Design TNS_dec_33, start of the top module:
module TNS_dec_33(
    input wire clk,
    input wire rst_n,
    input wire [32:0] codein,
    output reg [30 - 1 : 0] dataout
    );
    wire [30 - 1 : 0] dataout_wire;
    assign dataout_wire = (codein[32]*847425747) + (codein[31]*564950498) + (codein[30]*282475249) + 
                    (codein[29]*121060821) + (codein[28]*80707214) + (codein[27]*40353607) + 
                    (codein[26]*17294403) + (codein[25]*11529602) + (codein[24]*5764801) + 
                    (codein[23]*2470629) + (codein[22]*1647086) + (codein[21]*823543) + 
                    (codein[20]*352947) + (codein[19]*235298) + (codein[18]*117649) + (codein[17]*50421) + (codein[16]*33614) + 
                    (codein[15]*16807) + (codein[14]*7203) + (codein[13]*4802) + (codein[12]*2401) + (codein[11]*1029) +
                    (codein[10]*686) + (codein[9]*343) + (codein[8]*147) + (codein[7]*98) + (codein[6]*49) +
  ...
clock: 6.28 ns
lec_check: 0
abc_area: 1
cap_margin: 20
core_aspect_ratio: 0.5
core_margin: 2
core_utilization: 67
cts_cluster_diameter: 223
cts_cluster_size: 97
setup_slack_margin: 1.53
slew_margin: 20
run.sh (not shown) runs the stock make flow with config.mk's settings and CLKGATE_MAP_FILE=.
The starting point completed, yet does not pass: setup timing.
Edit:
Settings changed: CORE_ASPECT_RATIO 0.5 to not set, CORE_UTILIZATION 67 to 64, SETUP_SLACK_MARGIN 1.53 to not set.
Effect:
- The new run ran to the end with violations: setup timing
- cell area climbs by 0.55%
- critical path depth is lower by 5
- wire length came out lower by 26%
Edit:
Settings changed: ABC_AREA 1 to 0, CORE_UTILIZATION 64 to 70, CTS_CLUSTER_DIAMETER 223 to not set, CTS_CLUSTER_SIZE 97 to not set.
Clock period 6.28 ns to 6.7 ns, I/O delays scaled along.
Outcome: With this change the flow stopped in 5_1_grt on GRT-0232. Synthesized area shrinks by a few percent. Synthesized cell count shrinks by about a fifth. Die area is lower by about a fifth.
Edit:
Settings changed: ABC_AREA 0 to 1, CORE_UTILIZATION 70 to 66.
Clock period 6.7 ns to 7.68 ns, I/O delays scaled along.
=> The new run ran to the end with no violations. Area after synthesis goes up by 6.9%. Synthesized cell count goes up by 24%. Die size goes up by 13%.


Setup of run 1:
TNS_dec_33 again, from the RTL that the note above started with.
==> flow/config.mk <==
export PLATFORM = sky130hd
export DESIGN_NAME = TNS_dec_33
export DESIGN_NICKNAME = TNS_dec_33
export VERILOG_FILES = /design/flow/design.v
export SDC_FILE = /design/flow/constraint.sdc
export NUM_CORES = 4
export LEC_CHECK = 0
export ABC_AREA = 0
export CAP_MARGIN = 10
export CELL_PAD_IN_SITES_DETAIL_PLACEMENT = 1
export CELL_PAD_IN_SITES_GLOBAL_PLACEMENT = 3
export CORE_MARGIN = 2
export CORE_UTILIZATION = 35
export CTS_CLUSTER_DIAMETER = 276
export CTS_CLUSTER_SIZE = 89
export MAX_ROUTING_LAYER = met5
export MIN_ROUTING_LAYER = met2
export PLACE_DENSITY_LB_ADDON = 0.28
export SETUP_SLACK_MARGIN = 1.61
export SLEW_MARGIN = 20
export TNS_END_PERCENT = 85
==> flow/constraint.sdc <==
create_clock -name core_clock -period 6.48 [get_ports {clk}]
set_input_delay 1.2960 -clock core_clock [delete_from_list [all_inputs] [get_ports {clk}]]
set_output_delay 1.2960 -clock core_clock [all_outputs]
set_load 0.01 [all_outputs]
Ran to the end and failed final checks on negative setup slack: run 1.
Setup changes, run 1 to run 2
# run 1
export LEC_CHECK = 0
export ABC_AREA = 0
export CAP_MARGIN = 10
export CELL_PAD_IN_SITES_DETAIL_PLACEMENT = 1
export CELL_PAD_IN_SITES_GLOBAL_PLACEMENT = 3
export CORE_MARGIN = 2
export CORE_UTILIZATION = 35
export CTS_CLUSTER_DIAMETER = 276
export CTS_CLUSTER_SIZE = 89
export MAX_ROUTING_LAYER = met5
export MIN_ROUTING_LAYER = met2
export PLACE_DENSITY_LB_ADDON = 0.28
export SETUP_SLACK_MARGIN = 1.61
export SLEW_MARGIN = 20
export TNS_END_PERCENT = 85
create_clock -name core_clock -period 6.48 [get_ports {clk}]
# run 2
export LEC_CHECK = 0
export ABC_AREA = 0
export CAP_MARGIN = 20
export CORE_MARGIN = 2
export CORE_UTILIZATION = 70
export HOLD_SLACK_MARGIN = -0.09
export SLEW_MARGIN = 20
create_clock -name core_clock -period 6.58 [get_ports {clk}]
Results
- Run 2 did not make it past global routing (5_1_grt), where a tool error ended it.
- Going from run 1 to run 2, number of clock sinks seen by CTS about even, total core area dropped about 50%, number of instances in the placed design decreased by 163 relative to the old numbers, placement-stage cell area fell 1.6%.
